==> 05-06 <==
==> flow/design.v <==
module axi_lite_slave (
    input  logic        aclk,
    input  logic        aresetn,
    input  logic        awvalid,
    output logic        awready,
    input  logic [31:0] awaddr,
    input  logic        wvalid,
    output logic        wready,
    input  logic [31:0] wdata,
    input  logic [3:0]  wstrb,
    output logic        bvalid,
    input  logic        bready,
    output logic [1:0]  bresp,
    input  logic        arvalid,
    output logic        arready,
    input  logic [31:0] araddr,
    output logic        rvalid,
    input  logic        rready,
    output logic [31:0] rdata,
    output logic [1:0]  rresp
);
logic [31:0] registers [16];
wire [31:0] debug_reg0 = registers[0];
wire [31:0] debug_reg1 = registers[1];
wire [31:0] debug_reg2 = registers[2];
wire [31:0] debug_reg3 = registers[3];
wire [31:0] debug_reg4 = registers[4];
wire [31:0] debug_reg5 = registers[5];
typedef enum logic [1:0] {
    W_IDLE, W_WAIT_DATA, W_RESP
} write_state_t;
write_state_t write_state;
logic [31:0] write_addr_reg;
logic [1:0] bresp_reg;
logic [1:0] rresp_reg;
logic [31:0] rdata_reg;
always_ff @(posedge aclk or negedge aresetn) begin
    if (!aresetn) begin
        write_state <= W_IDLE;
        awready <= 1'b1;        
        wready <= 1'b0;
        bvalid <= 1'b0;
        write_addr_reg <= 32'h0;
        bresp_reg <= 2'b00;     
        for (int i = 0; i < 16; i++) registers[i] <= 32'h0;
    end else begin
        case (write_state)
            W_IDLE: begin
                awready <= 1'b1;
                if (awvalid && awready) begin
                    write_addr_reg <= awaddr;
                    write_state <= W_WAIT_DATA;
                    awready <= 1'b0;
                    wready <= 1'b1;
                    bresp_reg <= (awaddr[5:2] < 16) ? 2'b00 : 2'b10;
                end
            end
            W_WAIT_DATA: begin
                if (wvalid && wready) begin
                    if (write_addr_reg[5:2] < 16) begin
                        for (int i = 0; i < 4; i++) begin
                            if (wstrb[i])
                                registers[write_addr_reg[5:2]][i*8 +: 8] <= wdata[i*8 +: 8];
                        end
                    end
                    write_state <= W_RESP;
                    wready <= 1'b0;
                    bvalid <= 1'b1;
                end
            end 
            W_RESP: begin
                if (bvalid && bready) begin
                    bvalid <= 1'b0;
                    write_state <= W_IDLE;
                end
            end
        endcase
    end
end
always_ff @(posedge aclk or negedge aresetn) begin
    if (!aresetn) begin
        arready <= 1'b1;
        rvalid <= 1'b0;
        rresp_reg <= 2'b00;      
        rdata_reg <= 32'h0;     
    end else begin
        if (arvalid && arready) begin
            rdata_reg <= (araddr[5:2] < 16) ? registers[araddr[5:2]] : 32'hDEADBEEF;
            rresp_reg <= (araddr[5:2] < 16) ? 2'b00 : 2'b10;
            arready <= 1'b0;
            rvalid <= 1'b1;
        end else if (rvalid && rready) begin
            rvalid <= 1'b0;
            arready <= 1'b1;
        end
    end
end
assign bresp = bresp_reg;
assign rresp = rresp_reg;
assign rdata = rdata_reg;
endmodule
==> flow/run.sh <==
#!/bin/bash
# the make line also repeats each setting of config.mk as NAME=value (left out here)
make -C /OpenROAD-flow-scripts/flow DESIGN_CONFIG=/design/flow/config.mk WORK_HOME=/design/flow/orfs CLKGATE_MAP_FILE= finish
==> flow/config.mk <==
export PLATFORM = sky130hd
export DESIGN_NAME = axi_lite_slave
export DESIGN_NICKNAME = axi_lite_slave
export VERILOG_FILES = /design/flow/design.v
export SDC_FILE = /design/flow/constraint.sdc
export NUM_CORES = 4
export LEC_CHECK = 0
export ABC_AREA = 1
export CAP_MARGIN = 20
export CORE_MARGIN = 2
export CORE_UTILIZATION = 70
export CTS_CLUSTER_DIAMETER = 234
export HOLD_SLACK_MARGIN = 0.05
export PLACE_DENSITY = 0.6
export SETUP_SLACK_MARGIN = -0.09
export SLEW_MARGIN = 20
==> flow/constraint.sdc <==
create_clock -name core_clock -period 1.37 [get_ports {aclk}]
set_input_delay 0.2740 -clock core_clock [delete_from_list [all_inputs] [get_ports {aclk}]]
set_output_delay 0.2740 -clock core_clock [all_outputs]
set_load 0.01 [all_outputs]
==> 09-09: changes against 05-06 <==
ABC_AREA = 0   (was 1)
CORE_UTILIZATION = 58   (was 70)
CTS_CLUSTER_DIAMETER = not set   (was 234)
SETUP_SLACK_MARGIN = not set   (was -0.09)
==> flow/constraint.sdc (replaced) <==
create_clock -name core_clock -period 2.46 [get_ports {aclk}]
set_input_delay 0.4920 -clock core_clock [delete_from_list [all_inputs] [get_ports {aclk}]]
set_output_delay 0.4920 -clock core_clock [all_outputs]
set_load 0.01 [all_outputs]
==> 09-10: changes against 05-06 <==
CORE_UTILIZATION = 50   (was 70)
CTS_CLUSTER_DIAMETER = not set   (was 234)
SETUP_SLACK_MARGIN = not set   (was -0.09)
==> flow/constraint.sdc (replaced) <==
create_clock -name core_clock -period 2.47 [get_ports {aclk}]
set_input_delay 0.4940 -clock core_clock [delete_from_list [all_inputs] [get_ports {aclk}]]
set_output_delay 0.4940 -clock core_clock [all_outputs]
set_load 0.01 [all_outputs]
==> results <==
09-09 produced a clean layout. 09-10 went through all stages and came out clean. 05-06 finished but fails on negative setup slack. Against 09-10, the wire length of 09-09 is larger by 3.4%. Cell area: 09-10 < 09-09 < 05-06. Against 05-06, the combinational power of 09-10 is lower by 62%. In 05-06 the register-to-register slack is lower than in 09-09, by 0.40 ns. Power, lowest first: 09-09, 09-10, 05-06. Via count, highest first: 05-06, 09-10, 09-09.


==> run a <==
// axi_lite_slave: RTL as listed in full above, without the edits since
Settings: LEC_CHECK=0, CAP_MARGIN=20, CORE_MARGIN=2, CORE_UTILIZATION=72, SETUP_SLACK_MARGIN=-0.13, SLEW_MARGIN=20; clock period 1.7 ns.
run.sh (not shown) runs the stock make flow with config.mk's settings and CLKGATE_MAP_FILE=.
==> inputs of run b, as changes to run a <==
- ABC_AREA: default -> 1
- CORE_UTILIZATION: 72 -> 35
- HOLD_SLACK_MARGIN: default -> 0.05
- PLACE_DENSITY: default -> 0.6
- SETUP_SLACK_MARGIN: -0.13 -> default
==> flow/constraint.sdc (replaced) <==
create_clock -name core_clock -period 2.47 [get_ports {aclk}]
set_input_delay 0.4940 -clock core_clock [delete_from_list [all_inputs] [get_ports {aclk}]]
set_output_delay 0.4940 -clock core_clock [all_outputs]
set_load 0.01 [all_outputs]
==> comparison <==
- Run a finished but failed the layout checks on negative setup slack. Run b passed the timing, DRC and antenna checks.
- In run b the register-to-register slack is better than in run a, by 860 ps.
- Against run a, the critical path depth of run b is lower by 6.
- In run a the setup slack is worse than in run b, by 520 ps.
- In run b the sequential share of layout area is higher than in run a, by 3.1 points.
- Cell count: run a is lower than run b (35%).
- Between run a and run b, the lower sequential power is in run b (gap 28%, measured against run b).
- In run a the non-clock buffer count is higher than in run b, by 160.
==> figures <==
metric	run a	run b
Slew Limit Headroom	46.2%	29.8%
Number of warnings in the stage logs	86	82
Comb gate area	10900 um2	9580 um2
Number of clock buffer instances in the layout	84	90
Worst Tran Pin Value	805 ps	1050 ps
Worst endpoint data arrival time	2430 ps	1690 ps
Design internal power	21500 uW	16800 uW
Cell Count Post-Placement	2582	4033
Clock buffers and inverters, area share	5.55%	6.74%
Relative contribution of the clock network to total power	41.3%	39.3%
Outcome	failed layout checks	finished clean
Reasons for failing layout checks	negative setup slack	-
Complex-gate fraction of the synthesized area	11.5%	12.0%
Vertical extent of the die	190 um	269 um
Multi-input combinational gate total	1193	2231
Mux frac, synth	25.0%	0%


==> tundra <==
RTL: the design.v shown in full above, as it stands there.
clock: 1.42 ns
lec_check: 0
abc_area: 1
cap_margin: 20
cell_pad_in_sites_detail_placement: 2
cell_pad_in_sites_global_placement: 3
core_margin: 2
core_utilization: 50
gpl_timing_driven: 0
hold_slack_margin: 0.14
place_density: 0.6
slew_margin: 20
==> indigo: changes against tundra <==
==> flow/config.mk (replaced) <==
export PLATFORM = sky130hd
export DESIGN_NAME = axi_lite_slave
export DESIGN_NICKNAME = axi_lite_slave
export VERILOG_FILES = /design/flow/design.v
export SDC_FILE = /design/flow/constraint.sdc
export NUM_CORES = 4
export LEC_CHECK = 0
export ABC_AREA = 1
export CAP_MARGIN = 20
export CORE_MARGIN = 2
export CORE_UTILIZATION = 72
export CTS_CLUSTER_DIAMETER = 234
export HOLD_SLACK_MARGIN = 0.3
export PLACE_DENSITY = 0.64
export SETUP_SLACK_MARGIN = -0.09
export SLEW_MARGIN = 20
==> flow/constraint.sdc (replaced) <==
create_clock -name core_clock -period 1.37 [get_ports {aclk}]
set_input_delay 0.2740 -clock core_clock [delete_from_list [all_inputs] [get_ports {aclk}]]
set_output_delay 0.2740 -clock core_clock [all_outputs]
set_load 0.01 [all_outputs]
==> results <==
tundra failed in 3_1_place_gp_skip_io. indigo ran to the end with violations: setup timing.
Synthesized cell count is the same in indigo and tundra.
In indigo the die size is smaller than in tundra, by 30%.
In area after synthesis, tundra and indigo do not differ.
==> figures <==
quantity	indigo	tundra
# Cells Yosys	3060	3060
Post-Syn Instances	3060	3060
Outcome	complete, but fails checks	stopped before the end
Stage where the flow stopped	-	3_1_place_gp_skip_io
Violated checks	setup timing	-
Area of the die	0.0357 mm^2	0.0511 mm^2
Die height	189 um	226 um
Pre-placement core utilization	0.733	0.505
Number of register bits inferred by synthesis	556	556
Count of synthesis-stage warnings from yosys	2	2
Fraction of the mapped netlist area in adder cells	0	0
Horizontal die dimension	189 um	226 um
Cell type with the largest total area	dfrtp_1	dfrtp_1
FFs w/ async S/R, synth	1.00	1.00
Dominant synthesized flop cell	dfrtp_1	dfrtp_1
Placeable core area	0.0336 mm^2	0.0488 mm^2
Unique masters post-synth	20	20
YS chip area	0.0246 mm^2	0.0246 mm^2
Number of rows in the core area	67	81


==> build 71 <==
RTL: the design.v shown in full above, as it stands there.
clock: 1.4 ns
lec_check: 0
abc_area: 1
cap_margin: 20
core_margin: 2
core_utilization: 50
hold_slack_margin: 0.05
place_density: 0.6
slew_margin: 20
==> trial 27 (differences from build 71) <==
--- a/flow/config.mk
+++ b/flow/config.mk
@@ -8,7 +8,9 @@
 export ABC_AREA = 1
-export CAP_MARGIN = 20
+export CAP_MARGIN = 15
 export CORE_MARGIN = 2
-export CORE_UTILIZATION = 50
-export HOLD_SLACK_MARGIN = 0.05
-export PLACE_DENSITY = 0.6
+export CORE_UTILIZATION = 72
+export CTS_CLUSTER_DIAMETER = 234
+export HOLD_SLACK_MARGIN = -0.1
+export PLACE_DENSITY = 0.64
+export SETUP_SLACK_MARGIN = -0.09
 export SLEW_MARGIN = 20
==> flow/constraint.sdc (replaced) <==
create_clock -name core_clock -period 1.37 [get_ports {aclk}]
set_input_delay 0.2740 -clock core_clock [delete_from_list [all_inputs] [get_ports {aclk}]]
set_output_delay 0.2740 -clock core_clock [all_outputs]
set_load 0.01 [all_outputs]
==> trial 15 (differences from build 71) <==
--- a/flow/config.mk
+++ b/flow/config.mk
@@ -9,6 +9,10 @@
 export CAP_MARGIN = 20
+export CELL_PAD_IN_SITES_DETAIL_PLACEMENT = 2
+export CELL_PAD_IN_SITES_GLOBAL_PLACEMENT = 1
 export CORE_MARGIN = 2
 export CORE_UTILIZATION = 50
-export HOLD_SLACK_MARGIN = 0.05
-export PLACE_DENSITY = 0.6
+export GPL_TIMING_DRIVEN = 0
+export HOLD_SLACK_MARGIN = 0.14
+export PLACE_DENSITY_LB_ADDON = 0.19
 export SLEW_MARGIN = 20
+export TNS_END_PERCENT = 15
==> flow/constraint.sdc (replaced) <==
create_clock -name core_clock -period 1.42 [get_ports {aclk}]
set_input_delay 0.2840 -clock core_clock [delete_from_list [all_inputs] [get_ports {aclk}]]
set_output_delay 0.2840 -clock core_clock [all_outputs]
set_load 0.01 [all_outputs]
==> trial 44 (differences from build 71) <==
--- a/flow/config.mk
+++ b/flow/config.mk
@@ -10,3 +10,3 @@
 export CORE_MARGIN = 2
-export CORE_UTILIZATION = 50
+export CORE_UTILIZATION = 63
 export HOLD_SLACK_MARGIN = 0.05
==> flow/constraint.sdc (replaced) <==
create_clock -name core_clock -period 3.31 [get_ports {aclk}]
set_input_delay 0.6620 -clock core_clock [delete_from_list [all_inputs] [get_ports {aclk}]]
set_output_delay 0.6620 -clock core_clock [all_outputs]
set_load 0.01 [all_outputs]
==> run summary <==
dominant class by area = registers
met1 Use GR = 55.6%
# fillers = 1492
Reg area = 0.0139 mm^2
Logic area = 0.00987 mm^2
Final WS setup = -305 ps
SO Viols = negative setup slack
status = failed layout checks
setup violators final = 577
[end of results for trial 27]
==> run summary <==
status = timing/DRC/antenna clean
Reg area = 0.0139 mm^2
initial antenna violation count = 0
setup violators final = 0
dominant class by area = registers
Req. time, crit path = 3850 ps
most common library cells after synthesis = nand2_1 (1180), o21ai_0 (555), dfrtp_1 (553)
path length in cells of the critical path = 11
maxcap violations = 0
Logic area = 0.00958 mm^2
Synth top area share = 56.1%
Final WS setup = 861 ps
[end of results for trial 44]
==> run summary <==
R2R depth = 7
Logic area = 0.0101 mm^2
SO Viols = negative setup slack
EDFF count, synth = 0
invs w/o clock = 82
status = failed layout checks
setup violators final = 540
Reg area = 0.0139 mm^2
Final WS setup = -170 ps
Commonest flop = dfrtp_1
# fillers = 4197
IO buf count = 87
[end of results for build 71]
==> run summary <==
Synth Seq Share = 56.5%
Fail Step = 3_5_place_dp
status = did not finish
Yosys Warn Count = 2
cells after synthesis = 3060
Log Error = [ERROR DPL-0033] detailed placement checks failed during check placement.
most common library cells after synthesis = nand2_1 (1180), o21ai_0 (555), dfrtp_1 (553)
most frequent cell after synthesis = nand2_1
[end of results for trial 15]
Power figures rest on the tool's default switching activity, not on a simulated workload.
